==> run.sh <==
#!/bin/bash
# the make line also repeats each setting of config.mk as NAME=value (left out here)
make -C /OpenROAD-flow-scripts/flow DESIGN_CONFIG=/design/flow/config.mk WORK_HOME=/design/flow/orfs CLKGATE_MAP_FILE= finish
==> config.mk <==
export PLATFORM = sky130hd
export DESIGN_NAME = sd_card_top
export DESIGN_NICKNAME = sd_card_top
export VERILOG_FILES = /design/flow/design.v
export SDC_FILE = /design/flow/constraint.sdc
export NUM_CORES = 4
export LEC_CHECK = 0
export ABC_AREA = 0
export CAP_MARGIN = 20
export CELL_PAD_IN_SITES_GLOBAL_PLACEMENT = 1
export CORE_ASPECT_RATIO = 1.35
export CORE_MARGIN = 2
export CORE_UTILIZATION = 64
export CTS_CLUSTER_SIZE = 14
export SETUP_SLACK_MARGIN = 0.61
export SLEW_MARGIN = 30
export TNS_END_PERCENT = 85
==> constraint.sdc <==
create_clock -name core_clock -period 2.71 [get_ports {clk}]
set_input_delay 0.5420 -clock core_clock [delete_from_list [all_inputs] [get_ports {clk}]]
set_output_delay 0.5420 -clock core_clock [all_outputs]
set_load 0.01 [all_outputs]
==> design.v <==
module spi_master
(
	input                       sys_clk,
	input                       rst,
	output                      nCS,        
	output                      DCLK,       
	output                      MOSI,       
	input                       MISO,       
	input                       CPOL,
	input                       CPHA,
	input                       nCS_ctrl,
	input[15:0]                 clk_div,
	input                       wr_req,
	output                      wr_ack,
	input[7:0]                  data_in,
	output[7:0]                 data_out
);
localparam                   IDLE            = 0;
localparam                   DCLK_EDGE       = 1;
localparam                   DCLK_IDLE       = 2;
localparam                   ACK             = 3;
localparam                   LAST_HALF_CYCLE = 4;
localparam                   ACK_WAIT        = 5;
reg                          DCLK_reg;
reg[7:0]                     MOSI_shift;
reg[7:0]                     MISO_shift;
reg[2:0]                     state;
reg[2:0]                     next_state;
reg [15:0]                   clk_cnt;
reg[4:0]                     clk_edge_cnt;
assign MOSI = MOSI_shift[7];
assign DCLK = DCLK_reg;
assign data_out = MISO_shift;
assign wr_ack = (state == ACK);
assign nCS = nCS_ctrl;
always@(posedge sys_clk or posedge rst)
begin
	if(rst)
		state <= IDLE;
	else
		state <= next_state;
end
always@(*)
begin
	case(state)
		IDLE:
			if(wr_req == 1'b1)
				next_state <= DCLK_IDLE;
			else
				next_state <= IDLE;
		DCLK_IDLE:
			if(clk_cnt == clk_div)
				next_state <= DCLK_EDGE;
			else
				next_state <= DCLK_IDLE;
		DCLK_EDGE:
			if(clk_edge_cnt == 5'd15)
				next_state <= LAST_HALF_CYCLE;
			else
				next_state <= DCLK_IDLE;
		LAST_HALF_CYCLE:
			if(clk_cnt == clk_div)
				next_state <= ACK;
			else
				next_state <= LAST_HALF_CYCLE;
		ACK:
			next_state <= ACK_WAIT;
		ACK_WAIT:
			next_state <= IDLE;
		default:
			next_state <= IDLE;
	endcase
end
always@(posedge sys_clk or posedge rst)
begin
	if(rst)
		DCLK_reg <= 1'b0;
	else if(state == IDLE)
		DCLK_reg <= CPOL;
	else if(state == DCLK_EDGE)
		DCLK_reg <= ~DCLK_reg; 
end
always@(posedge sys_clk or posedge rst)
begin
	if(rst)
		clk_cnt <= 16'd0;
	else if(state == DCLK_IDLE || state == LAST_HALF_CYCLE)
		clk_cnt <= clk_cnt + 16'd1;
	else
		clk_cnt <= 16'd0;
end
always@(posedge sys_clk or posedge rst)
begin
	if(rst)
		clk_edge_cnt <= 5'd0;
	else if(state == DCLK_EDGE)
		clk_edge_cnt <= clk_edge_cnt + 5'd1;
	else if(state == IDLE)
		clk_edge_cnt <= 5'd0;
end
always@(posedge sys_clk or posedge rst)
begin
	if(rst)
		MOSI_shift <= 8'd0;
	else if(state == IDLE && wr_req)
		MOSI_shift <= data_in;
	else if(state == DCLK_EDGE)
		if(CPHA == 1'b0 && clk_edge_cnt[0] == 1'b1)
			MOSI_shift <= {MOSI_shift[6:0],MOSI_shift[7]};
		else if(CPHA == 1'b1 && (clk_edge_cnt != 5'd0 && clk_edge_cnt[0] == 1'b0))
			MOSI_shift <= {MOSI_shift[6:0],MOSI_shift[7]};
end
always@(posedge sys_clk or posedge rst)
begin
	if(rst)
		MISO_shift <= 8'd0;
	else if(state == IDLE && wr_req)
		MISO_shift <= 8'h00;
	else if(state == DCLK_EDGE)
		if(CPHA == 1'b0 && clk_edge_cnt[0] == 1'b0)
			MISO_shift <= {MISO_shift[6:0],MISO};
		else if(CPHA == 1'b1 && (clk_edge_cnt[0] == 1'b1))
			MISO_shift <= {MISO_shift[6:0],MISO};
end
endmodule
module sd_card_cmd(
	input                       sys_clk,
	input                       rst,
	input[15:0]                 spi_clk_div,                   
	input                       cmd_req,                       
	output                      cmd_req_ack,                   
	output reg                  cmd_req_error,                 
	input[47:0]                 cmd,                           
	input[7:0]                  cmd_r1,                        
	input[15:0]                 cmd_data_len,                  
	input                       block_read_req,                
	output reg                  block_read_valid,              
	output reg[7:0]             block_read_data,               
	output                      block_read_req_ack,            
	input                       block_write_req,               
	input[7:0]                  block_write_data,              
	output                      block_write_data_rd,           
	output                      block_write_req_ack,           
	output                      nCS_ctrl,                      
	output reg[15:0]            clk_div,
	output reg                  spi_wr_req,                    
	input                       spi_wr_ack,                    
	output[7:0]                 spi_data_in,                   
	input[7:0]                  spi_data_out                   
);
parameter S_IDLE         = 0;
parameter S_WAIT         = 1;
parameter S_INIT         = 2;
parameter S_CMD_PRE      = 3;
parameter S_CMD          = 4;
parameter S_CMD_DATA     = 5;
parameter S_READ_WAIT    = 6;
parameter S_READ         = 7;
parameter S_READ_ACK     = 8;
parameter S_WRITE_TOKEN  = 9;
parameter S_WRITE_DATA_0 = 10;
parameter S_WRITE_DATA_1 = 11;
parameter S_WRITE_CRC    = 12;
parameter S_WRITE_SUC    = 13;
parameter S_WRITE_BUSY   = 14;
parameter S_WRITE_ACK    = 15;
parameter S_ERR          = 16;
parameter S_END          = 17;
reg[4:0]                      state;
reg                           CS_reg;
reg[15:0]                     byte_cnt;
reg[7:0]                      send_data;
wire[7:0]                     data_recv;
reg[9:0]                      wr_data_cnt;
assign cmd_req_ack = (state == S_END);
assign block_read_req_ack = (state == S_READ_ACK);
assign block_write_req_ack= (state == S_WRITE_ACK);
assign block_write_data_rd = (state == S_WRITE_DATA_0);
assign spi_data_in = send_data;
assign data_recv = spi_data_out;
assign nCS_ctrl = CS_reg;
always@(posedge sys_clk or posedge rst)
begin
	if(rst == 1'b1)
	begin
		CS_reg <= 1'b1;
		spi_wr_req <= 1'b0;
		byte_cnt <= 16'd0;
		clk_div <= 16'd0;
		send_data <= 8'hff;
		state <= S_IDLE;
		cmd_req_error <= 1'b0;
		wr_data_cnt <= 10'd0;
	end
	else
		case(state)
			S_IDLE:
			begin
				state <= S_INIT;
				clk_div <= spi_clk_div;
				CS_reg <= 1'b1;
			end
			S_INIT:
			begin
				if(spi_wr_ack == 1'b1)
				begin
					if(byte_cnt >= 16'd10)
					begin
						byte_cnt <= 16'd0;
						spi_wr_req <= 1'b0;
						state <= S_WAIT;
					end
					begin
						byte_cnt <= byte_cnt + 16'd1;
					end
				end
				else
				begin
					spi_wr_req <= 1'b1;
					send_data <= 8'hff;
				end
			end
			S_WAIT:
			begin
				cmd_req_error <= 1'b0;
				wr_data_cnt <= 10'd0;
				if(cmd_req == 1'b1)
					state <= S_CMD_PRE;
				else if(block_read_req == 1'b1)
					state <= S_READ_WAIT;
				else if(block_write_req == 1'b1)
					state <= S_WRITE_TOKEN;
				clk_div <= spi_clk_div;
			end
			S_CMD_PRE:
			begin
				if(spi_wr_ack == 1'b1)
				begin
					state <= S_CMD;
					spi_wr_req <= 1'b0;
					byte_cnt <= 16'd0;
				end
				else
				begin
					spi_wr_req <= 1'b1;
					CS_reg <= 1'b1;
					send_data <= 8'hff;
				end
			end
			S_CMD:
			begin
				if(spi_wr_ack == 1'b1)
				begin
					if((byte_cnt == 16'hffff) || (data_recv != cmd_r1 && data_recv[7] == 1'b0))
					begin
						state <= S_ERR;
						spi_wr_req <= 1'b0;
						byte_cnt <= 16'd0;
					end
					else if(data_recv == cmd_r1)
					begin
						spi_wr_req <= 1'b0;
						if(cmd_data_len != 16'd0)
						begin
							state <= S_CMD_DATA;
							byte_cnt <= 16'd0;
						end
						else
						begin
							state <= S_END;
							byte_cnt <= 16'd0;
						end
					end
					else
						byte_cnt <=  byte_cnt + 16'd1;
				end
				else
				begin
					spi_wr_req <= 1'b1;
					CS_reg <= 1'b0;
					if(byte_cnt == 16'd0)
						send_data <= (cmd[47:40] | 8'h40);
					else if(byte_cnt == 16'd1)
						send_data <= cmd[39:32];
					else if(byte_cnt == 16'd2)
						send_data <= cmd[31:24];
					else if(byte_cnt == 16'd3)
						send_data <= cmd[23:16];
					else if(byte_cnt == 16'd4)
						send_data <= cmd[15:8];
					else if(byte_cnt == 16'd5)
						send_data <= cmd[7:0];
					else
						send_data <= 8'hff;
				end
			end
			S_CMD_DATA:
			begin
				if(spi_wr_ack == 1'b1)
				begin
					if(byte_cnt == cmd_data_len - 16'd1)
					begin
						state <= S_END;
						spi_wr_req <= 1'b0;
						byte_cnt <= 16'd0;
					end
					else
					begin
						byte_cnt <= byte_cnt + 16'd1;
					end
				end
				else
				begin
					spi_wr_req <= 1'b1;
					send_data <= 8'hff;
				end
			end
			S_READ_WAIT:
			begin
				if(spi_wr_ack == 1'b1 && data_recv == 8'hfe)
				begin
					spi_wr_req <= 1'b0;
					state <= S_READ;
					byte_cnt <= 16'd0;
				end
				else
				begin
					spi_wr_req <= 1'b1;
					send_data <= 8'hff;
				end
			end
			S_READ:
			begin
				if(spi_wr_ack == 1'b1)
				begin
					if(byte_cnt == 16'd513)
					begin
						state <= S_READ_ACK;
						spi_wr_req <= 1'b0;
						byte_cnt <= 16'd0;
					end
					else
					begin
						byte_cnt <= byte_cnt + 16'd1;
					end
				end
				else
				begin
					spi_wr_req <= 1'b1;
					send_data <= 8'hff;
				end
			end
			S_WRITE_TOKEN:
				if(spi_wr_ack == 1'b1)
				begin
					state <= S_WRITE_DATA_0;
					spi_wr_req <= 1'b0;
					byte_cnt <= 16'd0;  
				end
				else
				begin
					spi_wr_req <= 1'b1;
					send_data <= 8'hfe;
				end
			S_WRITE_DATA_0:
			begin
				state <= S_WRITE_DATA_1;
				wr_data_cnt <= wr_data_cnt + 10'd1;
			end
			S_WRITE_DATA_1:
			begin
				if(spi_wr_ack == 1'b1 && wr_data_cnt == 10'd512)
				begin
					state <= S_WRITE_CRC;
					spi_wr_req <= 1'b0;
				end
				else if(spi_wr_ack == 1'b1)
				begin
					state <= S_WRITE_DATA_0;
					spi_wr_req <= 1'b0;
				end
				else
				begin
					spi_wr_req <= 1'b1;
					send_data <= block_write_data;
				end
			end
			S_WRITE_CRC:
			begin
				if(spi_wr_ack == 1'b1)
				begin
					if(byte_cnt == 16'd1)
					begin
						state <= S_WRITE_SUC;
						spi_wr_req <= 1'b0;
						byte_cnt <= 16'd0;
					end
					else
					begin
						byte_cnt <= byte_cnt + 16'd1;
					end
				end
				else
				begin
					spi_wr_req <= 1'b1;
					send_data <= 8'hff;
				end
			end
			S_WRITE_SUC :
			begin
				if(spi_wr_ack == 1'b1)
				begin
					if(data_recv[4:0] == 5'b00101)
					begin
						state <= S_WRITE_BUSY;
						spi_wr_req <= 1'b0;
					end
				end
				else
				begin
					spi_wr_req <= 1'b1;
					send_data <= 8'hff;
				end
			end
			S_WRITE_BUSY :
			begin
				if(spi_wr_ack == 1'b1)
				begin
					if(data_recv == 8'hff)
					begin
						state <= S_WRITE_ACK;
						spi_wr_req <= 1'b0;
					end
				end
				else
				begin
					spi_wr_req <= 1'b1;
					send_data <= 8'hff;
				end
			end
			S_ERR:
			begin
				state <= S_END;
				cmd_req_error <= 1'b1;
			end
			S_READ_ACK,S_WRITE_ACK,S_END:
			begin
				state <= S_WAIT;
			end
			default:
				state <= S_IDLE;
		endcase
end
always@(posedge sys_clk or posedge rst)
begin
	if(rst == 1'b1)
		block_read_valid <= 1'b0;
	else if(state == S_READ && byte_cnt < 16'd512)
		block_read_valid <= spi_wr_ack;
	else
		block_read_valid <= 1'b0;
end
always@(posedge sys_clk or posedge rst)
begin
	if(rst == 1'b1)
		block_read_data <= 8'd0;
	else if(state == S_READ && spi_wr_ack == 1'b1)
		block_read_data <= data_recv;
end
endmodule
module sd_card_sec_read_write
#(
	parameter  SPI_LOW_SPEED_DIV = 248,          
	parameter  SPI_HIGH_SPEED_DIV = 0            
)
(
	input            clk,
	input            rst,
	output reg       sd_init_done,
	input            sd_sec_read,
	input[31:0]      sd_sec_read_addr,
	output[7:0]      sd_sec_read_data,
	output           sd_sec_read_data_valid,
	output           sd_sec_read_end,
	input            sd_sec_write,
	input[31:0]      sd_sec_write_addr,
	input[7:0]       sd_sec_write_data,
	output           sd_sec_write_data_req,
	output           sd_sec_write_end,
	output reg[15:0] spi_clk_div,
	output reg       cmd_req,
	input            cmd_req_ack,
	input            cmd_req_error,
	output reg[47:0] cmd,
	output reg[7:0]  cmd_r1,
	output reg[15:0] cmd_data_len,
	output reg       block_read_req,
	input            block_read_valid,
	input[7:0]       block_read_data,
	input            block_read_req_ack,
	output reg       block_write_req,
	output[7:0]      block_write_data,
	input            block_write_data_rd,
	input            block_write_req_ack
);
reg[7:0] read_data;
reg[31:0] timer;
localparam S_IDLE               = 0;
localparam S_CMD0               = 1;
localparam S_CMD8               = 2;
localparam S_CMD55              = 3;
localparam S_CMD41              = 4;
localparam S_CMD17              = 5;
localparam S_READ               = 6;
localparam S_CMD24              = 7;
localparam S_WRITE              = 8;
localparam S_ERR                = 14;
localparam S_WRITE_END          = 15;
localparam S_READ_END           = 16;
localparam S_WAIT_READ_WRITE    = 17;
localparam S_CMD16              = 18;
reg[4:0]                       state;
reg[31:0]                      sec_addr;
assign sd_sec_read_data_valid = (state == S_READ) && block_read_valid;
assign sd_sec_read_data = block_read_data;
assign sd_sec_read_end = (state == S_READ_END);
assign sd_sec_write_data_req = (state == S_WRITE) && block_write_data_rd;
assign block_write_data = sd_sec_write_data;
assign sd_sec_write_end = (state == S_WRITE_END);
always@(posedge clk or posedge rst)
begin
	if(rst == 1'b1)
	begin
		state <= S_IDLE;
		cmd_req <= 1'b0;
		cmd_data_len <= 16'd0;
		cmd_r1 <= 8'd0;
		cmd <= 48'd0;
		spi_clk_div <= SPI_LOW_SPEED_DIV[15:0];
		block_write_req <= 1'b0;
		block_read_req <= 1'b0;
		sec_addr <= 32'd0;
		sd_init_done <= 1'b0;
	end
	else
		case(state)
			S_IDLE:
			begin
				state <= S_CMD0;
				sd_init_done <= 1'b0;
				spi_clk_div <= SPI_LOW_SPEED_DIV[15:0];
			end
			S_CMD0:
			begin
				if(cmd_req_ack & ~cmd_req_error)
				begin
					state <= S_CMD8;
					cmd_req <= 1'b0;
				end
				else
				begin
					cmd_req <= 1'b1;
					cmd_data_len <= 16'd0;
					cmd_r1 <= 8'h01;
					cmd <= {8'd0,8'h00,8'h00,8'h00,8'h00,8'h95};
				end
			end
			S_CMD8:
			begin
				if(cmd_req_ack & ~cmd_req_error)
				begin
					state <= S_CMD55;
					cmd_req <= 1'b0;
				end
				else
				begin
					cmd_req <= 1'b1;
					cmd_data_len <= 16'd4;
					cmd_r1 <= 8'h01;
					cmd <= {8'd8,8'h00,8'h00,8'h01,8'haa,8'h87};
				end
			end
			S_CMD55:
			begin
				if(cmd_req_ack & ~cmd_req_error)
				begin
					state <= S_CMD41;
					cmd_req <= 1'b0;
				end
				else
				begin
					cmd_req <= 1'b1;
					cmd_data_len <= 16'd0;
					cmd_r1 <= 8'h01;
					cmd <= {8'd55,8'h00,8'h00,8'h00,8'h00,8'hff};
				end
			end
			S_CMD41:
			begin
				if(cmd_req_ack & ~cmd_req_error)
				begin
					state <= S_CMD16;
					cmd_req <= 1'b0;
					sd_init_done <= 1'b1;
					spi_clk_div <= SPI_HIGH_SPEED_DIV[15:0];
				end
				else if(cmd_req_ack)
				begin
					state <= S_CMD55;
				end
				else
				begin
					cmd_req <= 1'b1;
					cmd_data_len <= 16'd0;
					cmd_r1 <= 8'h00;
					cmd <= {8'd41,8'h40,8'h00,8'h00,8'h00,8'hff};
				end
			end
			S_CMD16:
			begin
				if(cmd_req_ack & ~cmd_req_error)
				begin
					state <= S_WAIT_READ_WRITE;
					cmd_req <= 1'b0;
					sd_init_done <= 1'b1;
					spi_clk_div <= SPI_HIGH_SPEED_DIV[15:0];
				end
				else if(cmd_req_ack)
				begin
					state <= S_CMD55;
				end
				else
				begin
					cmd_req <= 1'b1;
					cmd_data_len <= 16'd0;
					cmd_r1 <= 8'h00;
					cmd <= {8'd16,32'd512,8'hff};
				end
			end			
			S_WAIT_READ_WRITE:
			begin
				if(sd_sec_write ==  1'b1)
				begin
					state <= S_CMD24;
					sec_addr <= sd_sec_write_addr;
				end
				else if(sd_sec_read == 1'b1)
				begin
					state <= S_CMD17;
					sec_addr <= sd_sec_read_addr;
				end
				spi_clk_div <= 16'd0;
			end
			S_CMD24:
			begin
				if(cmd_req_ack & ~cmd_req_error)
				begin
					state <= S_WRITE;
					cmd_req <= 1'b0;
				end
				else
				begin
					cmd_req <= 1'b1;
					cmd_data_len <= 16'd0;
					cmd_r1 <= 8'h00;
					cmd <= {8'd24,sec_addr,8'hff};
				end
			end
			S_WRITE:
			begin
				if(block_write_req_ack == 1'b1)
				begin
					block_write_req <= 1'b0;
					state <= S_WRITE_END;
				end
				else
					block_write_req <= 1'b1;
			end
			S_CMD17:
			begin
				if(cmd_req_ack & ~cmd_req_error)
				begin
					state <= S_READ;
					cmd_req <= 1'b0;
				end
				else
				begin
					cmd_req <= 1'b1;
					cmd_data_len <= 16'd0;
					cmd_r1 <= 8'h00;
					cmd <= {8'd17,sec_addr,8'hff};
				end
			end
			S_READ:
			begin
				if(block_read_req_ack)
				begin
					state <= S_READ_END;
					block_read_req <= 1'b0;
				end
				else
				begin
					block_read_req <= 1'b1;
				end
			end
			S_WRITE_END:
			begin
				state <= S_WAIT_READ_WRITE;
			end
			S_READ_END:
			begin
				state <= S_WAIT_READ_WRITE;
			end
			default:
				state <= S_IDLE;
		endcase
end
endmodule
module sd_card_top
#(
	parameter  SPI_LOW_SPEED_DIV = 248,          
	parameter  SPI_HIGH_SPEED_DIV = 0            
)
(
	input            clk,
	input            rst,
	output           SD_nCS,                     
	output           SD_DCLK,                    
	output           SD_MOSI,                    
	input            SD_MISO,                    
	output           sd_init_done,               
	input            sd_sec_read,                
	input[31:0]      sd_sec_read_addr,           
	output[7:0]      sd_sec_read_data,           
	output           sd_sec_read_data_valid,     
	output           sd_sec_read_end,            
	input            sd_sec_write,               
	input[31:0]      sd_sec_write_addr,          
	input[7:0]       sd_sec_write_data,          
	output           sd_sec_write_data_req,      
	output           sd_sec_write_end            
);
wire[15:0]           spi_clk_div;                
wire                 cmd_req;                    
wire                 cmd_req_ack;                
wire                 cmd_req_error;              
wire[47:0]           cmd;                        
wire[7:0]            cmd_r1;                     
wire[15:0]           cmd_data_len;               
wire                 block_read_req;             
wire                 block_read_valid;           
wire[7:0]            block_read_data;            
wire                 block_read_req_ack;         
wire                 block_write_req;            
wire[7:0]            block_write_data;           
wire                 block_write_data_rd;        
wire                 block_write_req_ack;        
wire                 nCS_ctrl;                   
wire                 spi_wr_req;                 
wire                 spi_wr_ack;                 
wire[7:0]            spi_data_in;                
wire[7:0]            spi_data_out;               
wire[15:0]           clk_div;
sd_card_sec_read_write
#(
	.SPI_LOW_SPEED_DIV(SPI_LOW_SPEED_DIV),
	.SPI_HIGH_SPEED_DIV(SPI_HIGH_SPEED_DIV)
)
sd_card_sec_read_write_m0(
	.clk                            (clk                    ),
	.rst                            (rst                    ),
	.sd_init_done                   (sd_init_done           ),
	.sd_sec_read                    (sd_sec_read            ),
	.sd_sec_read_addr               (sd_sec_read_addr       ),
	.sd_sec_read_data               (sd_sec_read_data       ),
	.sd_sec_read_data_valid         (sd_sec_read_data_valid ),
	.sd_sec_read_end                (sd_sec_read_end        ),
	.sd_sec_write                   (sd_sec_write           ),
	.sd_sec_write_addr              (sd_sec_write_addr      ),
	.sd_sec_write_data              (sd_sec_write_data      ),
	.sd_sec_write_data_req          (sd_sec_write_data_req  ),
	.sd_sec_write_end               (sd_sec_write_end       ),
	.spi_clk_div                    (spi_clk_div            ),
	.cmd_req                        (cmd_req                ),
	.cmd_req_ack                    (cmd_req_ack            ),
	.cmd_req_error                  (cmd_req_error          ),
	.cmd                            (cmd                    ),
	.cmd_r1                         (cmd_r1                 ),
	.cmd_data_len                   (cmd_data_len           ),
	.block_read_req                 (block_read_req         ),
	.block_read_valid               (block_read_valid       ),
	.block_read_data                (block_read_data        ),
	.block_read_req_ack             (block_read_req_ack     ),
	.block_write_req                (block_write_req        ),
	.block_write_data               (block_write_data       ),
	.block_write_data_rd            (block_write_data_rd    ),
	.block_write_req_ack            (block_write_req_ack    )
);
sd_card_cmd sd_card_cmd_m0(
	.sys_clk                        (clk                    ),
	.rst                            (rst                    ),
	.spi_clk_div                    (spi_clk_div            ),
	.cmd_req                        (cmd_req                ),
	.cmd_req_ack                    (cmd_req_ack            ),
	.cmd_req_error                  (cmd_req_error          ),
	.cmd                            (cmd                    ),
	.cmd_r1                         (cmd_r1                 ),
	.cmd_data_len                   (cmd_data_len           ),
	.block_read_req                 (block_read_req         ),
	.block_read_req_ack             (block_read_req_ack     ),
	.block_read_data                (block_read_data        ),
	.block_read_valid               (block_read_valid       ),
	.block_write_req                (block_write_req        ),
	.block_write_data               (block_write_data       ),
	.block_write_data_rd            (block_write_data_rd    ),
	.block_write_req_ack            (block_write_req_ack    ),
	.nCS_ctrl                       (nCS_ctrl               ),
	.clk_div                        (clk_div                ),
	.spi_wr_req                     (spi_wr_req             ),
	.spi_wr_ack                     (spi_wr_ack             ),
	.spi_data_in                    (spi_data_in            ),
	.spi_data_out                   (spi_data_out           )
);
spi_master spi_master_m0(
	.sys_clk                        (clk                    ),
	.rst                            (rst                    ),
	.nCS                            (SD_nCS                 ),
	.DCLK                           (SD_DCLK                ),
	.MOSI                           (SD_MOSI                ),
	.MISO                           (SD_MISO                ),
	.clk_div                        (clk_div                ),
	.CPOL                           (1'b1                   ),
	.CPHA                           (1'b1                   ),
	.nCS_ctrl                       (nCS_ctrl               ),
	.wr_req                         (spi_wr_req             ),
	.wr_ack                         (spi_wr_ack             ),
	.data_in                        (spi_data_in            ),
	.data_out                       (spi_data_out           )
);
endmodule
==> notes.md, run 1 <==
Implementation results. After synthesis, the largest family of logic cells by area is simple AND/OR/NAND/NOR gates. Synthesized flop and latch total landed at 201. Standard cell core area landed at 14900 µm². Post-synthesis simple-gate area fraction landed at 0.223. Post-synthesis xor/xnor area fraction landed at 0.0154. Total die area landed at 16100 µm². The tool reported: "[ERROR GPL-0301] Utilization 100.106 % exceeds 100%".

The run ended at global placement (3_3_place_gp). For reference, the top cells by area after synthesis are sky130_fd_sc_hd__dfrtp_1 (49%), sky130_fd_sc_hd__nand2_1 (6.9%), sky130_fd_sc_hd__o21ai_0 (4.6%), sky130_fd_sc_hd__mux2i_1 (4.3%), sky130_fd_sc_hd__nand3_1 (3.8%). Counting every net in the synthesized netlist gives 1109. Number of rows in the core area landed at 52.

Number of distinct library cells after synthesis landed at 68. Averaged over all synthesized cells, the footprint is 9.48 µm². Post-synth the commonest register cell is sky130_fd_sc_hd__dfrtp_1.

Sequential-to-total area share from yosys stat landed at 0.521. Area fraction in compound gates after synthesis landed at 0.136. The die is 110 µm wide. The run stopped with a tool error. The share of the core area taken by cells at floorplan is 0.649. The die is 147 µm tall. In the Yosys report the total cell count is 1021. Chip area in the Yosys report landed at 9680 µm². 93 I/O pins were placed. Of all cell types, the one taking the most synthesized area is sky130_fd_sc_hd__dfrtp_1. Total of warnings raised by yosys landed at 3. Synthesized netlist cell count landed at 1021. Yosys instantiated no cell more often than sky130_fd_sc_hd__dfrtp_1.

In the synthesized netlist, the cells that appear most often are sky130_fd_sc_hd__dfrtp_1 (189), sky130_fd_sc_hd__nand2_1 (179), sky130_fd_sc_hd__o21ai_0 (88). Cell area after synthesis landed at 9680 µm². Mux share of post-synthesis cell area landed at 0.0551. The share of synthesized area in the top cell type comes to 0.489.

Post-synth tally of flip-flops with integrated enable landed at 0. After synthesis, the share of flip-flops with an asynchronous set or reset is 1.00. Area share of fa/ha/maj cells after synthesis landed at 0.0142.
==> inputs of run 2 (changes only) <==
ABC_AREA = 1   (was 0)
CAP_MARGIN = 0   (was 20)
CELL_PAD_IN_SITES_GLOBAL_PLACEMENT = default   (was 1)
CORE_ASPECT_RATIO = default   (was 1.35)
CORE_UTILIZATION = 71   (was 64)
CTS_CLUSTER_DIAMETER = 300   (was default)
CTS_CLUSTER_SIZE = 30   (was 14)
HOLD_SLACK_MARGIN = 0.27   (was default)
SETUP_SLACK_MARGIN = 0.48   (was 0.61)
SLEW_MARGIN = 20   (was 30)
TNS_END_PERCENT = 5   (was 85)
clock period = 4.77 ns   (was 2.71 ns; I/O delays follow)
==> notes.md, run 2 <==
The flow run is done. Floorplan net count landed at 1280 (was 1109). The placement stage leaves a total instance area of 10900 µm². Area share of fa/ha/maj cells after synthesis landed at 0.0140 (was 0.0142). Total via count in the routed design landed at 8378.

For this run the aggregate overflow at the end of global routing stands at 0. Cell area after layout landed at 11200 µm². The post-synthesis simple-gate area fraction was 0.254 (was 0.223). Top fanout value on the critical path landed at 39. Area share of the leading cell type in the synthesized netlist landed at 0.480 (was 0.489). The top flip-flop cell by instance count after synthesis was sky130_fd_sc_hd__dfrtp_1 (unchanged). Setup repair after global routing left no endpoint under its margin.

Area added between synthesis and finish landed at 13.6%. After detailed routing, the average wire length per cell comes to 15.4 µm. In the finished design, the share of the clock period the worst path needs comes to 0.629. Nets still carrying antenna violations after routing amount to 0.

Wire length of the first global-routing pass landed at 36.7 mm. The main kind of combinational logic by area was simple AND/OR/NAND/NOR gates (unchanged). The total die area came to 14900 µm² (was 16100 µm²). Setup clock skew after layout landed at 0.0186 ns.

The biggest slice of the total power is consumed by registers. Sequential-to-total area share from yosys stat landed at 0.511 (was 0.521). The flow reports an fmax of 333 MHz.

The repair_antennas step left the layout with diodes totalling 0. The critical path is of the input pin to flip-flop type. The number of distinct library cells after synthesis was 54 (was 68). Synthesized netlist cell count landed at 1192 (was 1021). According to the dpl log, the detail-placed design has an HPWL of 15.5 mm. Share of total power in combinational logic landed at 0.091. For this design, the slowest cell found on the critical path is sky130_fd_sc_hd__a21oi_4. Standard cell core area landed at 13700 µm² (was 14900 µm²). Via count of the first global-routing pass landed at 7738. Final weighted congestion in routability-driven placement landed at 0.914. Reported leakage power landed at 5.06 nW. The async set or reset register ratio after synthesis is 1.00 (unchanged). The power report attributes to the clock group a share of 0.316. The die span in x came to 122 µm (was 110 µm). Critical path depth in cells landed at 8. The total of warnings raised by yosys came to 3 (unchanged). Data required time at the worst endpoint landed at 5.16 ns. Area fraction in compound gates after synthesis landed at 0.140 (was 0.136). Clock transition time at the flip-flop clock pins of the worst setup and hold paths landed at 0.11 ns. DRC violation count after routing landed at 0. Initial DRC count landed at 825. The number of cells on the worst hold path is listed as 2. The post-synthesis xor/xnor area fraction was 0.00622 (was 0.0154).

Count of buffers from port buffering landed at 92. Worst reg-to-reg setup slack landed at 2.07 ns. Leading post-synthesis cells by instance count: sky130_fd_sc_hd__nand2_1 (255), sky130_fd_sc_hd__dfrtp_1 (189), sky130_fd_sc_hd__inv_1 (131) (was sky130_fd_sc_hd__dfrtp_1 (189), sky130_fd_sc_hd__nand2_1 (179), sky130_fd_sc_hd__o21ai_0 (88)). Number of rows in the core area landed at 43 (was 52). The script logs the ratio of routed vias to standard cells as 5.81. Clock network power for this build is 0.977 mW. Number of sinks handled by clock tree synthesis landed at 201.

Peak supply drop landed at 0.234 mV. The cell family contributing the most delay on the critical path is buffers and inverters. The worst hold path terminates at sd_card_cmd_m0.cmd_req_error. Measured in cells, the most critical reg-to-reg path has a length of 6. For this design the total switching power over the nets is 0.743 mW.

Looking at hold timing, the worst path starts from sd_card_cmd_m0.state[1]. Summed over all failing endpoints, the final setup total negative slack is 0 ns. Utilization after layout landed at 0.817. In the power breakdown, the internal column shows 2.35 mW. First-pass detailed-route iteration total landed at 7. The startpoint identified for the worst register-to-register timing path is sd_card_sec_read_write_m0.state[3]. The type recorded for the worst min-delay path is flip-flop to flip-flop.

The cell with the most instances after synthesis is sky130_fd_sc_hd__nand2_1 (was sky130_fd_sc_hd__dfrtp_1). The number of cells in the yosys synthesis report is 1192 (was 1021). Once the clock tree was built, the resizer swapped 0 gates to a different size. Sequential-cell power consumption landed at 1.83 mW. Total power draw landed at 3.09 mW. In this run the number of H-tree levels came out at 1. Clock buffer count from CTS landed at 10. The cell area after synthesis was 9860 µm² (was 9680 µm²). Power of the combinational group landed at 0.282 mW. The mean area per synthesized cell is 8.27 µm² (was 9.48 µm²). The root buffer cell chosen for the clock tree is sky130_fd_sc_hd__clkbuf_16.

STA classifies the critical path startpoint as an input pin. Chip height landed at 122 µm (was 147 µm). The routed design has 22.3 mm of wire.

Worst endpoint data arrival time landed at 3.39 ns. Transition time at the pin with the least slew margin landed at 1.05 ns. The filler cells instantiated in the layout total 928. Counting pins that exceed their max-slew limit in the final report gives 0. The share of total power dissipated in sequential elements is 0.592. In this run the deepest clock path goes through 3 buffers. The initial cell density of the core is 0.719 (was 0.649).

Across the run, the number of max-cap violations was 0. The timing report shows the most common cell along the critical path to be sky130_fd_sc_hd__buf_4. The worst setup path is captured at a flip-flop.

Number of nets at the end of the flow landed at 1347. The cell accounting for the most synthesized area was sky130_fd_sc_hd__dfrtp_1 (unchanged). Mux share of post-synthesis cell area landed at 0 (was 0.0551). In this run the critical path is formed by clkdlybuf4s50_1 > buf_4 > clkinv_1 > buf_4 > a21oi_4 > buf_4 > nor2_1 > a31oi_1. In this run the worst setup path begins at sd_sec_write. Per STA, the highest per-stage delay on the worst path measures 0.57 ns. Top cells by area: sky130_fd_sc_hd__dfrtp_1 (48%), sky130_fd_sc_hd__nand2_1 (9.7%), sky130_fd_sc_hd__inv_1 (5.0%), sky130_fd_sc_hd__nor2_1 (4.9%), sky130_fd_sc_hd__o21ai_0 (4.4%) (was sky130_fd_sc_hd__dfrtp_1 (49%), sky130_fd_sc_hd__nand2_1 (6.9%), sky130_fd_sc_hd__o21ai_0 (4.6%), sky130_fd_sc_hd__mux2i_1 (4.3%), sky130_fd_sc_hd__nand3_1 (3.8%)).

Insertion delay of the later-clocked pin in the worst-skew pair landed at 0.48 ns. The clock period could shrink to 3.00 ns. The count of boundary I/O pins was 93 (unchanged). In this run the worst setup path terminates at sd_card_sec_read_write_m0.sec_addr[2]. For the worst reg-to-reg path, the endpoint reported by OpenROAD is sd_card_sec_read_write_m0.cmd[7]. The layout report lists the combined flip-flop and latch area as 5040 µm². Per the repair_timing log after CTS, setup buffers inserted total 0. Total buffers and inverters traversed by the critical path landed at 5. The post-synth tally of flip-flops with integrated enable is 0 (unchanged). The synthesized flop and latch total came to 201 (unchanged). Global routing usage summed across all routing layers landed at 0.306. Hold-check failures listed in the final report amount to 0. Hold repair after CTS inserted 0 buffers. Remaining max-slew budget at the tightest pin landed at 0.296. Fraction of power spent switching nets landed at 0.241. The logs give a warning total of 36. Summing all multi-input logic gate instances after layout gives 4090 µm². Initial antenna violation count landed at 0. Counting tap cells, the placed design contains a total of 1426 instances. TritonCTS built the clock tree. The finished layout holds 1443 standard cells, fillers aside. Maximum number of pins on one net before global-route repair landed at 202. The script computed a power per unit cell area of 275 nW/µm². Chip area in the Yosys report landed at 9860 µm² (was 9680 µm²). Final tally of setup violations landed at 0. Run status: timing/DRC/antenna clean (was aborted with a tool error).
[run 2: layer usage]
layer / part of all wire / wire length (µm) / GRT usage
met5: 0 / 0 / 0
met4: 0.024 / 546 / 0.0898
met3: 0.050 / 1110 / 0.0323
met1: 0.44 / 9800 / 0.430
met2: 0.49 / 10800 / 0.510
[run 2: per-stage QoR]
stage | setup slack, ns | hold slack, ns
2_1_floorplan | 1.22 | 0.355
3_3_place_gp | 1.42 | 0.422
3_5_place_dp | 1.32 | 0.434
4_1_cts | 1.77 | 0.464
5_1_grt | 1.52 | 0.478
6_report | 1.77 | 0.463
[run 2: area by class of cell]
cell class / count / area share
well taps: 180 / 0.0201
clock inverters: 1 / 0.00100
repair buffers: 97 / 0.0884
clock buffers: 15 / 0.0259
multi-input cells: 804 / 0.365
flip-flops and latches: 201 / 0.450
inverters: 145 / 0.0493
==> inputs of run 3 (changes only) <==
ABC_AREA = default   (was 1)
CAP_MARGIN = 20   (was 0)
CORE_UTILIZATION = 58   (was 71)
CTS_CLUSTER_DIAMETER = 25   (was 300)
CTS_CLUSTER_SIZE = default   (was 30)
HOLD_SLACK_MARGIN = default   (was 0.27)
TNS_END_PERCENT = default   (was 5)
clock period = 2.76 ns   (was 4.77 ns; I/O delays follow)
==> notes.md, run 3 <==
The flow run is done. The main kind of combinational logic by area is simple AND/OR/NAND/NOR gates (unchanged). The mux share of post-synthesis cell area came to 0.0551 (was 0). The number of distinct library cells after synthesis was 68 (was 54). Leading post-synthesis cells by instance count: sky130_fd_sc_hd__dfrtp_1 (189), sky130_fd_sc_hd__nand2_1 (179), sky130_fd_sc_hd__o21ai_0 (88) (was sky130_fd_sc_hd__nand2_1 (255), sky130_fd_sc_hd__dfrtp_1 (189), sky130_fd_sc_hd__inv_1 (131)). The worst-case clock buffer depth was 3 (unchanged).

Total via count in the routed design landed at 8385 (was 8378). Total of warnings raised by yosys landed at 3 (unchanged). The mean area per synthesized cell was 9.48 µm² (was 8.27 µm²). Remaining max-slew budget at the tightest pin landed at 0.518 (was 0.296). Top fanout value on the critical path landed at 7 (was 39). The share of total power in combinational logic is 0.024 (was 0.091). The sequential-cell power consumption came to 2.96 mW (was 1.83 mW). The end of the critical path was sd_card_cmd_m0.send_data[7] (was sd_card_sec_read_write_m0.sec_addr[2]). The root cell of the clock tree was sky130_fd_sc_hd__clkbuf_16 (unchanged). The cell area after synthesis was 9680 µm² (was 9860 µm²).

The count of inserted antenna diode cells is 0 (unchanged). Detailed-routed wire length on met2 landed at 12.2 mm (was 10.8 mm). Power of the combinational group landed at 0.218 mW (was 0.282 mW).

Initial antenna violation count landed at 0 (unchanged). The chip area in the Yosys report was 9680 µm² (was 9860 µm²). The overall routed net length came to 26.0 mm (was 22.3 mm). The initial DRC count was 568 (was 825). Area share of the leading cell type in the synthesized netlist landed at 0.489 (was 0.480).

Cell area after layout landed at 13100 µm² (was 11200 µm²). Relative contribution of the clock network to total power landed at 0.646 (was 0.316). The reported clock group power is 5.81 mW (was 0.977 mW). Total global routing overflow landed at 0 (unchanged). The wire length of the first global-routing pass came to 42.3 mm (was 36.7 mm).

Transition time at the pin with the least slew margin landed at 0.723 ns (was 1.05 ns). Area share of fa/ha/maj cells after synthesis landed at 0.0142 (was 0.0140). The top flip-flop cell by instance count after synthesis was sky130_fd_sc_hd__dfrtp_1 (unchanged).

Setup slack after placement landed at 0.261 ns (was 1.32 ns). The number of slew-limit violations in the final report was 0 (unchanged). The data required time at the worst endpoint was 3.22 ns (was 5.16 ns).

Fmax landed at 416 MHz. Post-layout minimum cycle time landed at 2.40 ns. Deepest level of the CTS H-tree landed at 2 (was 1).

Number of rows in the core area landed at 47 (was 43). The highest signal layer in the routed design was met4 (unchanged). Post-synthesis simple-gate area fraction landed at 0.223 (was 0.254). Cell Chain, Critical Path: or4_4 > or4_4 > a21oi_4 > o211ai_2 > or3_1 > a31oi_1 (was clkdlybuf4s50_1 > buf_4 > clkinv_1 > buf_4 > a21oi_4 > buf_4 > nor2_1 > a31oi_1). Hold-critical path depth landed at 2 (unchanged).

The critical hold path startpoint is sd_card_sec_read_write_m0.cmd[35] (was sd_card_cmd_m0.state[1]). The cell type with the highest occurrence count on the critical path is sky130_fd_sc_hd__or4_4 (was sky130_fd_sc_hd__buf_4). Count of nets left with antenna violations after detail routing landed at 0 (unchanged).

Number of nets at the end of the flow landed at 1257 (was 1347). Post-DP HPWL landed at 16.4 mm (was 15.5 mm). Number of maximum-capacitance violations landed at 0 (unchanged).

The synthesized flop and latch total is 201 (unchanged). The worst hold-check path type is flip-flop to flip-flop (unchanged). Clock transition time at the flip-flop clock pins of the worst setup and hold paths landed at 0.04 ns (was 0.11 ns). The cell accounting for the most synthesized area was sky130_fd_sc_hd__dfrtp_1 (unchanged).

The total cell area at the placement stage was 11000 µm² (was 10900 µm²). The insertion delay of the later-clocked pin in the worst-skew pair came to 0.54 ns (was 0.48 ns). Setup repair after global routing missed its margin: true (was false). Async set or reset register ratio after synthesis landed at 1.00 (unchanged). Floorplan net count landed at 1109 (was 1280). The launching element of the worst setup path is sd_card_cmd_m0.state[5] (was sd_sec_write). The first-pass detailed-route iteration total was 6 (was 7). Post-synth tally of flip-flops with integrated enable landed at 0 (unchanged). The setup clock skew after layout is 0.0215 ns (was 0.0186 ns).

The number of sinks handled by clock tree synthesis was 201 (unchanged). Count of boundary I/O pins landed at 93 (unchanged). Count of buffers from port buffering landed at 92 (unchanged). The DRC violation count after routing was 0 (unchanged). Via count of the first global-routing pass landed at 8374 (was 7738). Number of cells in the yosys synthesis report landed at 1021 (was 1192).

The largest power group was the clock network (was registers). Count of tool warnings landed at 37 (was 36). The total buffers and inverters traversed by the critical path was 0 (was 5).

Synthesized netlist cell count landed at 1021 (was 1192). The setup slack after layout was 0.357 ns (was 1.77 ns). Path depth of the worst reg2reg path landed at 6 (unchanged). The total die area came to 17700 µm² (was 14900 µm²). Worst reg-to-reg setup slack landed at 0.36 ns (was 2.07 ns).

Die span in x landed at 133 µm (was 122 µm). The element type at the critical path end is a flip-flop (unchanged). Post-detailed-route via-to-cell ratio landed at 5.87 (was 5.81).

The maximum number of pins on one net before global-route repair was 91 (was 202). The initial cell density of the core is 0.588 (was 0.719). The critical path launch point type is a flip-flop (was input pin).

The critical register-to-register path startpoint is sd_card_cmd_m0.state[5] (was sd_card_sec_read_write_m0.state[3]). The sequential-to-total area share from yosys stat was 0.521 (was 0.511). The clock tree from TritonCTS was done (unchanged). The capturing point of the worst reg2reg path is sd_card_cmd_m0.send_data[7] (was sd_card_sec_read_write_m0.cmd[7]). The final weighted congestion in routability-driven placement came to 0.961 (was 0.914).

The kind of critical path is flip-flop to flip-flop (was input pin to flip-flop). The worst endpoint data arrival time was 2.86 ns (was 3.39 ns). The standard cell core area is 16500 µm² (was 13700 µm²). The area fraction in compound gates after synthesis was 0.136 (was 0.140). The clock buffer count from CTS was 49 (was 10).

Top cells by area: sky130_fd_sc_hd__dfrtp_1 (49%), sky130_fd_sc_hd__nand2_1 (6.9%), sky130_fd_sc_hd__o21ai_0 (4.6%), sky130_fd_sc_hd__mux2i_1 (4.3%), sky130_fd_sc_hd__nand3_1 (3.8%) (was sky130_fd_sc_hd__dfrtp_1 (48%), sky130_fd_sc_hd__nand2_1 (9.7%), sky130_fd_sc_hd__inv_1 (5.0%), sky130_fd_sc_hd__nor2_1 (4.9%), sky130_fd_sc_hd__o21ai_0 (4.4%)). Peak supply drop landed at 0.523 mV (was 0.234 mV). Fraction of power spent switching nets landed at 0.209 (was 0.241). Internal portion of total power landed at 7.11 mW (was 2.35 mW). Part of the cycle the worst path needs landed at 0.871 (was 0.629). Wire length on met1 landed at 11.5 mm (was 9.80 mm).

The cell with the biggest individual delay on the critical path is sky130_fd_sc_hd__or4_4 (was sky130_fd_sc_hd__a21oi_4). The cell with the most instances after synthesis was sky130_fd_sc_hd__dfrtp_1 (was sky130_fd_sc_hd__nand2_1). Reported leakage power landed at 5.83 nW (was 5.06 nW). The power density over the cells was 689 nW/µm² (was 275 nW/µm²). The post-synthesis xor/xnor area fraction came to 0.0154 (was 0.00622). Net load switching power landed at 1.88 mW (was 0.743 mW). The capture endpoint of the worst hold path is sd_card_sec_read_write_m0.cmd[35] (was sd_card_cmd_m0.cmd_req_error). Power share of the sequential group landed at 0.329 (was 0.592). The category of cells accounting for the largest share of critical-path delay is simple AND/OR/NAND/NOR gates (was buffers and inverters).

Area added between synthesis and finish landed at 34.9% (was 13.6%). Final hold violation count landed at 0 (unchanged). The critical path depth in cells came to 6 (was 8). Run status: timing/DRC/antenna clean (unchanged). The global routing usage summed across all routing layers was 0.296 (was 0.306). Final tally of setup violations landed at 0 (unchanged). The chip height came to 133 µm (was 122 µm). Met3 wirelength from detailed routing landed at 1.70 mm (was 1.11 mm). The delay of the slowest critical-path stage came to 0.56 ns (was 0.57 ns). Average detailed-routed wire length per instance landed at 18.2 µm (was 15.4 µm).
run 3: area by class of cell:
class / instances / area (µm²)
multi-input cells: 734 / 4480
inverters: 33 / 128
well taps: 220 / 275
clock inverters: 30 / 364
clock buffers: 61 / 1350
repair buffers: 150 / 1390
flip-flops and latches: 201 / 5060
fillers: 1077 / 3410
run 3: timing repair:
item                       4_1_cts  5_1_grt
setup buffers                    7       14
pin swaps                        8       24
hold buffers                     0        0
cloned                           0        2
resized                          8       40
setup endpoints to repair       16       58
run 3: layer usage:
layer | vias to the layer above | global-route usage
met5 | - | 0
met4 | 0 | 0.111
met3 | 49 | 0.0632
met2 | 300 | 0.451
met1 | 4092 | 0.421
li1 | 3944 | -
run 3: per-stage QoR:
step                      std cells  utilization  power [mW]  setup TNS, ns  hold slack, ns
after floorplan                1021            -        3.09         -72.67           0.352
after global placement         1315        0.668        3.22              0           0.407
after detailed placement       1315        0.668        3.23              0           0.415
after CTS                      1413        0.776        9.04              0           0.453
after global routing           1429        0.793        9.24              0           0.470
final                          1429        0.793        8.99              0           0.454
==> inputs of run 4 (changes only) <==
ABC_AREA = 0   (was default)
CAP_MARGIN = 40   (was 20)
CELL_PAD_IN_SITES_DETAIL_PLACEMENT = 2   (was default)
CORE_ASPECT_RATIO = 0.61   (was default)
CORE_MARGIN = 6   (was 2)
CORE_UTILIZATION = 63   (was 58)
CTS_CLUSTER_DIAMETER = 393   (was 25)
CTS_CLUSTER_SIZE = 25   (was default)
GPL_TIMING_DRIVEN = 0   (was default)
HOLD_SLACK_MARGIN = 0.04   (was default)
MAX_ROUTING_LAYER = met4   (was default)
MIN_ROUTING_LAYER = met2   (was default)
SETUP_SLACK_MARGIN = 0.93   (was 0.48)
SLEW_MARGIN = 10   (was 20)
TNS_END_PERCENT = 35   (was default)
clock period = 5.0 ns   (was 2.76 ns; I/O delays follow)
==> notes.md, run 4 <==
Implementation results. The sequential-to-total area share from yosys stat was 0.521 (unchanged). The synthesized netlist cell count came to 1021 (unchanged). Chip height landed at 109 µm (was 133 µm). The area share of fa/ha/maj cells after synthesis was 0.0142 (unchanged).

Area share of the leading cell type in the synthesized netlist landed at 0.489 (unchanged). Run status: aborted with a tool error (was timing/DRC/antenna clean). The cell with the most instances after synthesis is sky130_fd_sc_hd__dfrtp_1 (unchanged). The first error in the log reads "[ERROR DPL-0033] detailed placement checks failed during check placement". Synthesized flop and latch total landed at 201 (unchanged). The top flip-flop cell by instance count after synthesis is sky130_fd_sc_hd__dfrtp_1 (unchanged). The number of cells in the yosys synthesis report came to 1021 (unchanged). Mean area per synthesized cell landed at 9.48 µm² (unchanged).

The total die area is 18600 µm² (was 17700 µm²). Initial cell density of the core landed at 0.661 (was 0.588). The number of distinct library cells after synthesis came to 68 (unchanged). The async set or reset register ratio after synthesis came to 1.00 (unchanged). Leading post-synthesis cells by instance count: sky130_fd_sc_hd__dfrtp_1 (189), sky130_fd_sc_hd__nand2_1 (179), sky130_fd_sc_hd__o21ai_0 (88) (unchanged). The post-synthesis simple-gate area fraction is 0.223 (unchanged). The total of warnings raised by yosys came to 3 (unchanged). Top cells by area: sky130_fd_sc_hd__dfrtp_1 (49%), sky130_fd_sc_hd__nand2_1 (6.9%), sky130_fd_sc_hd__o21ai_0 (4.6%), sky130_fd_sc_hd__mux2i_1 (4.3%), sky130_fd_sc_hd__nand3_1 (3.8%) (unchanged).

Die span in x landed at 171 µm (was 133 µm). The stage where the run came to a stop is detailed placement (3_5_place_dp). The count of boundary I/O pins came to 93 (unchanged). The main kind of combinational logic by area is simple AND/OR/NAND/NOR gates (unchanged).

The cell accounting for the most synthesized area was sky130_fd_sc_hd__dfrtp_1 (unchanged). Standard cell core area landed at 14600 µm² (was 16500 µm²). The floorplan net count came to 1109 (unchanged).

The post-synth tally of flip-flops with integrated enable came to 0 (unchanged). The area fraction in compound gates after synthesis is 0.136 (unchanged). The cell area after synthesis was 9680 µm² (unchanged). The chip area in the Yosys report is 9680 µm² (unchanged). Post-synthesis xor/xnor area fraction landed at 0.0154 (unchanged). Final weighted congestion in routability-driven placement landed at 1.04 (was 0.961).

The number of rows in the core area was 34 (was 47). Mux share of post-synthesis cell area landed at 0.0551 (unchanged). Count of buffers from port buffering landed at 91 (was 92).
-- run 4: metrics by stage --
stage	area [µm²]	worst slack, ns	setup TNS (ns)	hold WS [ns]
floorplan	9680	1.41	0	0.352
global placement	10800	-0.0521	-7.29	0.356
==> inputs of run 5 (changes only) <==
CAP_MARGIN = 20   (was 40)
CELL_PAD_IN_SITES_DETAIL_PLACEMENT = default   (was 2)
CELL_PAD_IN_SITES_GLOBAL_PLACEMENT = 0   (was default)
CORE_ASPECT_RATIO = 1.35   (was 0.61)
CORE_MARGIN = 2   (was 6)
CORE_UTILIZATION = 70   (was 63)
CTS_CLUSTER_DIAMETER = default   (was 393)
CTS_CLUSTER_SIZE = 14   (was 25)
GPL_TIMING_DRIVEN = default   (was 0)
HOLD_SLACK_MARGIN = default   (was 0.04)
MAX_ROUTING_LAYER = default   (was met4)
MIN_ROUTING_LAYER = default   (was met2)
PLACE_DENSITY = 0.68   (was default)
SETUP_SLACK_MARGIN = default   (was 0.93)
SLEW_MARGIN = 30   (was 10)
TNS_END_PERCENT = 25   (was 35)
clock period = 6.2 ns   (was 5.0 ns; I/O delays follow)
==> notes.md, run 5 <==
The flow run is done. The number of rows in the core area was 49 (was 34). Recorded from the global router log, the overflow total was 0. Wire length of the first global-routing pass landed at 39.8 mm. The count of buffers from port buffering was 92 (was 91). Worst reg-to-reg setup slack landed at 2.74 ns. The number of cells on the worst hold path is listed as 1.

For this run, the detailed router's first-pass iteration total came to 5. Note that the worst hold path type here is flip-flop to flip-flop. The run reported a max-capacitance violation count of 0. The data required time reported for the critical path is 6.57 ns. STA lists the startpoint of the worst hold path as spi_master_m0.state[4]. Looking at the reg2reg group, the worst path ends at sd_card_cmd_m0.byte_cnt[9].

The number of cells in the yosys synthesis report was 1021 (unchanged). Reported clock group power landed at 1.18 mW. The worst setup path is launched from a flip-flop.

The switching portion of total power comes to 0.204. The final weighted congestion in routability-driven placement came to 0.970 (was 1.04). Transition time at the pin with the least slew margin landed at 0.935 ns. Chip height landed at 141 µm (was 109 µm). In the final report, the number of endpoints failing setup comes to 0. The clock arrives with 0.0124 ns of skew.

The post-synthesis simple-gate area fraction was 0.223 (unchanged). Floorplan net count landed at 1109 (unchanged). The detailed router used layers up to and including met4. Data on the critical path arrives at its endpoint at 3.83 ns. The async set or reset register ratio after synthesis came to 1.00 (unchanged). Via count of the first global-routing pass landed at 8197. The cell accounting for the most synthesized area is sky130_fd_sc_hd__dfrtp_1 (unchanged). Once iteration 0 of detailed routing completed, the report listed 698 DRC markers. The routed layout has 8174 vias. Summed over all routing layers, the global router reports a total usage of 0.334. Chip area in the Yosys report landed at 9680 µm² (unchanged).

The critical path starts at sd_card_cmd_m0.byte_cnt[1]. Power of the combinational group landed at 0.0958 mW. The repair_antennas step left the layout with diodes totalling 0. Delay of the slowest critical-path stage landed at 0.59 ns.

Post-synth tally of flip-flops with integrated enable landed at 0 (unchanged). Sequential-cell power consumption landed at 1.31 mW. In this run the number of H-tree levels came out at 1. The script extracted a total leakage power of 5.03 nW. Post-layout minimum cycle time landed at 3.46 ns. Wire length on met1 landed at 8.74 mm.

Standard cell core area landed at 13400 µm² (was 14600 µm²). Total power normalized to cell area comes to 228 nW/µm². The count of nets left with antenna violations once routing finished came out at 0. The setup path with the least slack is of type flip-flop to flip-flop. Fill cells in the final layout number 754.

Post-synthesis xor/xnor area fraction landed at 0.0154 (unchanged). Of all power groups, the one with the highest power is registers. Average detailed-routed wire length per instance landed at 18.8 µm.

The mean area per synthesized cell is 9.48 µm² (unchanged). Together, buffers and inverters on the worst path number 1. The registers of the reported paths see a clock transition of 0.07 ns. The tool warning count for the run is 36.

Per STA, the worst path accumulates the most delay in the family simple AND/OR/NAND/NOR gates. Looking at the clock tree report, the root buffer type is sky130_fd_sc_hd__clkbuf_16. Total die area landed at 14800 µm² (was 18600 µm²).

The mux share of post-synthesis cell area was 0.0551 (unchanged). Area share of fa/ha/maj cells after synthesis landed at 0.0142 (unchanged). The endpoint of the worst hold path is reported as spi_master_m0.state[0]. The synthesized flop and latch total came to 201 (unchanged). Sequential-to-total area share from yosys stat landed at 0.521 (unchanged). Total negative slack landed at 0 ns. The clock drives 201 sinks. The routed design uses 1.22 mm of met3 wire. Total of warnings raised by yosys landed at 3 (unchanged). The finished design was reported to have a net count of 1174. Cell area after synthesis landed at 9680 µm² (unchanged).

Insertion delay of the later-clocked pin in the worst-skew pair landed at 0.49 ns. The number of hold buffers added after CTS was 0. In this run the critical register-to-register path is launched from sd_card_cmd_m0.byte_cnt[1]. In the finished design, the share of the clock period the worst path needs comes to 0.559. Share of total power in combinational logic landed at 0.037. For this design, the slowest cell found on the critical path is sky130_fd_sc_hd__nor3b_4.

TritonCTS built the clock tree. Post-detailed-route via-to-cell ratio landed at 6.40. Run status: timing/DRC/antenna clean (was aborted with a tool error). OpenSTA lists the critical path endpoint as sd_card_cmd_m0.byte_cnt[9].

The initial antenna violation count is 0. Looking at the clock tree report, the maximum root-to-sink buffer count equals 3. Relative contribution of the clock network to total power landed at 0.456. Summed over all nets, the switching power comes to 0.528 mW. STA classifies the critical path endpoint as a flip-flop.

The top flip-flop cell by instance count after synthesis is sky130_fd_sc_hd__dfrtp_1 (unchanged). The worst-case IR drop observed on VDD is 0.225 mV. DRC violation count after routing landed at 0. Number of cells upsized or downsized after cts landed at 0. Wire segments on met2 add up to 12.9 mm in the final route.

Power share of the sequential group landed at 0.507. Setup repair after global routing left no endpoint under its margin. The area growth from synthesis to layout is 17.4%. Area fraction in compound gates after synthesis landed at 0.136 (unchanged).

Number of distinct library cells after synthesis landed at 68 (unchanged). The cell sequence reported for the critical path is inv_1 > ha_1 > nor3b_1 > nand4_1 > a21oi_1 > nor3b_4 > nor2_1 > a22o_1. Per the repair_timing log after CTS, setup buffers inserted total 0. The report puts the cell count of the worst reg-to-reg path at 8. The max-slew check reports its worst relative slack as 0.377.

Smallest hold slack landed at 0.445 ns. The main kind of combinational logic by area is simple AND/OR/NAND/NOR gates (unchanged). Fmax landed at 289 MHz. The initial cell density of the core came to 0.721 (was 0.661).

Per the OpenROAD timing report, the critical path contains 8 cells. Overall routed net length landed at 24.0 mm. Post-DP HPWL landed at 16.4 mm. Leading post-synthesis cells by instance count: sky130_fd_sc_hd__dfrtp_1 (189), sky130_fd_sc_hd__nand2_1 (179), sky130_fd_sc_hd__o21ai_0 (88) (unchanged). Max fanout on the critical path was recorded as 17. In this run, CTS created clock tree buffers numbering 20.

Endpoints failing hold in the final report were tallied at 0. The die span in x is 105 µm (was 171 µm). Area share of the leading cell type in the synthesized netlist landed at 0.489 (unchanged). Internal portion of total power landed at 2.06 mW. The final max-slew violation count recorded for this run is 0.

The cell with the most instances after synthesis is sky130_fd_sc_hd__dfrtp_1 (unchanged). Entering global routing, the biggest net connects 123 pins. Synthesized netlist cell count landed at 1021 (unchanged). Top cells by area: sky130_fd_sc_hd__dfrtp_1 (49%), sky130_fd_sc_hd__nand2_1 (6.9%), sky130_fd_sc_hd__o21ai_0 (4.6%), sky130_fd_sc_hd__mux2i_1 (4.3%), sky130_fd_sc_hd__nand3_1 (3.8%) (unchanged).

The count of boundary I/O pins came to 93 (unchanged).
[run 5: cell type report]
type | instances | area [µm²] | area share
Tap cell | 178 | 223 | 0.0196
Clock inverter | 1 | 5.00 | 0.000441
Sequential cell | 201 | 5040 | 0.444
Clock buffer | 35 | 638 | 0.0562
Multi-Input combinational cell | 734 | 4320 | 0.380
Timing Repair Buffer | 96 | 1000 | 0.0881
Inverter | 33 | 128 | 0.0112
[run 5: stage by stage]
stage               worst slack (ns)   util  cells  total power, mW  cell area [µm²]
detailed placement              2.89  0.798   1242             1.44            10700
floorplan                       2.37      -   1021             1.37             9680
CTS                             2.82  0.846   1278             2.60            11400
global placement                2.99  0.793   1240             1.43            10700
global route                    2.50  0.846   1278             2.66            11400
finish                          2.74  0.846   1278             2.59            11400
[run 5: routing by layer]
layer	vias to the layer above	GRT usage
li1	3750	-
met1	3959	0.390
met2	379	0.600
met3	86	0.0356
met4	0	0.178
met5	-	0
==> inputs of run 6 (changes only) <==
ABC_AREA = 1   (was 0)
CAP_MARGIN = 30   (was 20)
CELL_PAD_IN_SITES_DETAIL_PLACEMENT = 1   (was default)
CELL_PAD_IN_SITES_GLOBAL_PLACEMENT = default   (was 0)
CORE_ASPECT_RATIO = default   (was 1.35)
CORE_UTILIZATION = 40   (was 70)
CTS_CLUSTER_DIAMETER = 371   (was default)
CTS_CLUSTER_SIZE = 23   (was 14)
GPL_TIMING_DRIVEN = 0   (was default)
PLACE_DENSITY = default   (was 0.68)
SETUP_SLACK_MARGIN = 0.77   (was default)
SLEW_MARGIN = 10   (was 30)
TNS_END_PERCENT = 55   (was 25)
clock period = 3.35 ns   (was 6.2 ns; I/O delays follow)
==> notes.md, run 6 <==
The flow run is done. The initial antenna violation count came to 0 (unchanged). The count of buffers added by post-CTS timing repair for setup is 0 (unchanged). Final weighted congestion in routability-driven placement landed at 0.889 (was 0.970). The reported clock group power is 1.53 mW (was 1.18 mW). The met3 capacity usage during global routing is 0.0259 (was 0.0356). Count of buffers from port buffering landed at 91 (was 92).

The post-synthesis xor/xnor area fraction is 0.00622 (was 0.0154). Critical path depth in cells landed at 4 (was 8). The number of cells upsized or downsized after cts was 0 (unchanged). Setup repair after global routing missed its margin: false (unchanged). The net load switching power is 1.10 mW (was 0.528 mW).

The launching element of the worst setup path was sd_card_cmd_m0.state[6] (was sd_card_cmd_m0.byte_cnt[1]). Number of maximum-capacitance violations landed at 0 (unchanged). The power of the combinational group came to 0.422 mW (was 0.0958 mW).

The standard cell core area came to 24200 µm² (was 13400 µm²). The total buffers and inverters traversed by the critical path was 3 (was 1). Logic area landed at 4090 µm² (was 4320 µm²). The post-DP HPWL came to 21.1 mm (was 16.4 mm). Clock transition time at the flip-flop clock pins of the worst setup and hold paths landed at 0.10 ns (was 0.07 ns).

The element type at the critical path end is an output pin (was flip-flop). The end of the critical path is sd_sec_write_data_req (was sd_card_cmd_m0.byte_cnt[9]). The clock tree from TritonCTS is done (unchanged).

Power share of the sequential group landed at 0.572 (was 0.507). Overall routed net length landed at 26.9 mm (was 24.0 mm). The cell with the biggest individual delay on the critical path is sky130_fd_sc_hd__clkdlybuf4s50_1 (was sky130_fd_sc_hd__nor3b_4).

The category of cells accounting for the largest share of critical-path delay is buffers and inverters (was simple AND/OR/NAND/NOR gates). The internal portion of total power is 3.45 mW (was 2.06 mW). The total die area came to 25900 µm² (was 14800 µm²). The capturing point of the worst reg2reg path is sd_card_cmd_m0.send_data[2] (was sd_card_cmd_m0.byte_cnt[9]).

Run status: timing/DRC/antenna clean (unchanged). Post-layout minimum cycle time landed at 2.35 ns. The chip height came to 161 µm (was 141 µm).

The number of slew-limit violations in the final report is 0 (unchanged). DRC violation count after routing landed at 0 (unchanged). The mux share of post-synthesis cell area came to 0 (was 0.0551). The initial cell density of the core was 0.407 (was 0.721). The register area is 5040 µm² (unchanged). The critical register-to-register path startpoint was sd_card_cmd_m0.byte_cnt[12] (was sd_card_cmd_m0.byte_cnt[1]). Area share of fa/ha/maj cells after synthesis landed at 0.0140 (was 0.0142). Share of total power in combinational logic landed at 0.093 (was 0.037). Leading post-synthesis cells by instance count: sky130_fd_sc_hd__nand2_1 (255), sky130_fd_sc_hd__dfrtp_1 (189), sky130_fd_sc_hd__inv_1 (131) (was sky130_fd_sc_hd__dfrtp_1 (189), sky130_fd_sc_hd__nand2_1 (179), sky130_fd_sc_hd__o21ai_0 (88)). Die span in x landed at 161 µm (was 105 µm). The fill cell total of the finished layout was 2951 (was 754). The setup clock skew after layout came to 0.0223 ns (was 0.0124 ns). The post-synth tally of flip-flops with integrated enable came to 0 (unchanged). The cell accounting for the most synthesized area was sky130_fd_sc_hd__dfrtp_1 (unchanged).

The root cell of the clock tree is sky130_fd_sc_hd__clkbuf_16 (unchanged). The transition time at the pin with the least slew margin is 0.678 ns (was 0.935 ns). The area added between synthesis and finish is 18.2% (was 17.4%). Cell Chain, Critical Path: clkbuf_2 > nand2_1 > inv_1 > clkdlybuf4s50_1 (was inv_1 > ha_1 > nor3b_1 > nand4_1 > a21oi_1 > nor3b_4 > nor2_1 > a22o_1).

Total global routing overflow landed at 0 (unchanged). The worst hold-check path type is flip-flop to flip-flop (unchanged). The part of the cycle the worst path needs came to 0.701 (was 0.559).

The chip area in the Yosys report was 9860 µm² (was 9680 µm²). Post-detailed-route via-to-cell ratio landed at 5.29 (was 6.40). Async set or reset register ratio after synthesis landed at 1.00 (unchanged).

First-pass detailed-route iteration total landed at 5 (unchanged). Final tally of setup violations landed at 0 (unchanged). Average detailed-routed wire length per instance landed at 16.5 µm (was 18.8 µm). The number of distinct library cells after synthesis came to 54 (was 68).

Worst-case clock buffer depth landed at 3 (unchanged). Top cells by area: sky130_fd_sc_hd__dfrtp_1 (48%), sky130_fd_sc_hd__nand2_1 (9.7%), sky130_fd_sc_hd__inv_1 (5.0%), sky130_fd_sc_hd__nor2_1 (4.9%), sky130_fd_sc_hd__o21ai_0 (4.4%) (was sky130_fd_sc_hd__dfrtp_1 (49%), sky130_fd_sc_hd__nand2_1 (6.9%), sky130_fd_sc_hd__o21ai_0 (4.6%), sky130_fd_sc_hd__mux2i_1 (4.3%), sky130_fd_sc_hd__nand3_1 (3.8%)). The cell area after synthesis is 9860 µm² (was 9680 µm²). Total of warnings raised by yosys landed at 3 (unchanged). The area fraction in compound gates after synthesis came to 0.140 (was 0.136).

The main kind of combinational logic by area is simple AND/OR/NAND/NOR gates (unchanged). Fraction of power spent switching nets landed at 0.242 (was 0.204). The critical path launch point type is a flip-flop (unchanged). The delay of the slowest critical-path stage came to 0.52 ns (was 0.59 ns). Sequential-cell power consumption landed at 2.60 mW (was 1.31 mW). The area share of the leading cell type in the synthesized netlist was 0.480 (was 0.489). Peak supply drop landed at 0.284 mV (was 0.225 mV). Number of sinks handled by clock tree synthesis landed at 201 (unchanged). The clock buffer count from CTS came to 12 (was 20). The floorplan net count is 1280 (was 1109). Insertion delay of the later-clocked pin in the worst-skew pair landed at 0.48 ns (was 0.49 ns).

The total negative slack is 0 ns (unchanged). Post-synthesis simple-gate area fraction landed at 0.254 (was 0.223). Count of nets left with antenna violations after detail routing landed at 0 (unchanged). Global-route track usage on met2 landed at 0.367 (was 0.600). Total via count in the routed design landed at 8622 (was 8174).

The sequential-to-total area share from yosys stat came to 0.511 (was 0.521). Fmax landed at 426 MHz. The number of rows in the core area is 57 (was 49). The global routing usage summed across all routing layers was 0.213 (was 0.334). Final hold violation count landed at 0 (unchanged). Total of hold buffers inserted after clock tree synthesis landed at 0 (unchanged). Synthesized netlist cell count landed at 1192 (was 1021). The layer carrying the most global-route usage is met2 (unchanged). Number of nets at the end of the flow landed at 1391 (was 1174). Power density over the cells landed at 390 nW/µm² (was 228 nW/µm²). Total power draw landed at 4.55 mW (was 2.59 mW). Path depth of the worst reg2reg path landed at 9 (was 8). Maximum number of pins on one net before global-route repair landed at 38 (was 123). The capture endpoint of the worst hold path was spi_master_m0.state[4] (was spi_master_m0.state[0]). Initial DRC count landed at 538 (was 698).

Count of inserted antenna diode cells landed at 0 (unchanged). The via count of the first global-routing pass came to 9073 (was 8197). The kind of critical path was flip-flop to output pin (was flip-flop to flip-flop). Met1 layer usage reported by global route landed at 0.286 (was 0.390). Count of boundary I/O pins landed at 93 (unchanged).

The top fanout value on the critical path came to 9 (was 17). The synthesized flop and latch total was 201 (unchanged). Data required time at the worst endpoint landed at 2.68 ns (was 6.57 ns). The critical hold path startpoint was spi_master_m0.state[5] (was spi_master_m0.state[4]). The hold-critical path depth was 0 (was 1). The mean area per synthesized cell is 8.27 µm² (was 9.48 µm²).

The top flip-flop cell by instance count after synthesis is sky130_fd_sc_hd__dfrtp_1 (unchanged). The relative contribution of the clock network to total power was 0.336 (was 0.456). Remaining max-slew budget at the tightest pin landed at 0.548 (was 0.377). The number of cells in the yosys synthesis report is 1192 (was 1021). The deepest level of the CTS H-tree was 1 (unchanged). The largest power group is registers (unchanged).

Reported leakage power landed at 5.19 nW (was 5.03 nW). The worst endpoint data arrival time was 1.68 ns (was 3.83 ns). The count of tool warnings was 33 (was 36). The worst reg-to-reg setup slack came to 1.11 ns (was 2.74 ns).

The cell with the most instances after synthesis was sky130_fd_sc_hd__nand2_1 (was sky130_fd_sc_hd__dfrtp_1). The wire length of the first global-routing pass came to 45.5 mm (was 39.8 mm).
[run 6: stage by stage]
stage / instance area, µm² / utilization / hold WS (ns) / setup WS, ns / cells
finish: 11700 / 0.481 / 0.411 / 1.00 / 1631
floorplan: 9870 / - / 0.355 / 0.0875 / 1192
global route: 11700 / 0.481 / 0.426 / 0.859 / 1631
detailed placement: 11300 / 0.466 / 0.391 / 0.520 / 1613
CTS: 11700 / 0.481 / 0.419 / 0.819 / 1631
global placement: 11200 / 0.461 / 0.367 / -1.56 / 1607
[run 6: layout make-up]
class,count,area share
buffer,42,0.0158
multi-input combinational,804,0.351
clock buffer,17,0.0292
inverter,145,0.0475
clock inverter,1,0.000752
sequential,201,0.433
timing repair buffer,97,0.0885
tap,324,0.0348
[run 6: layer usage]
| metal | routed length (µm) | part of all wire |
|---|---|---|
| met4 | 694 | 0.026 |
| met3 | 1030 | 0.038 |
| met2 | 13100 | 0.49 |
| met5 | 0 | 0 |
| met1 | 12100 | 0.45 |
Power and IR drop assume default switching activity.
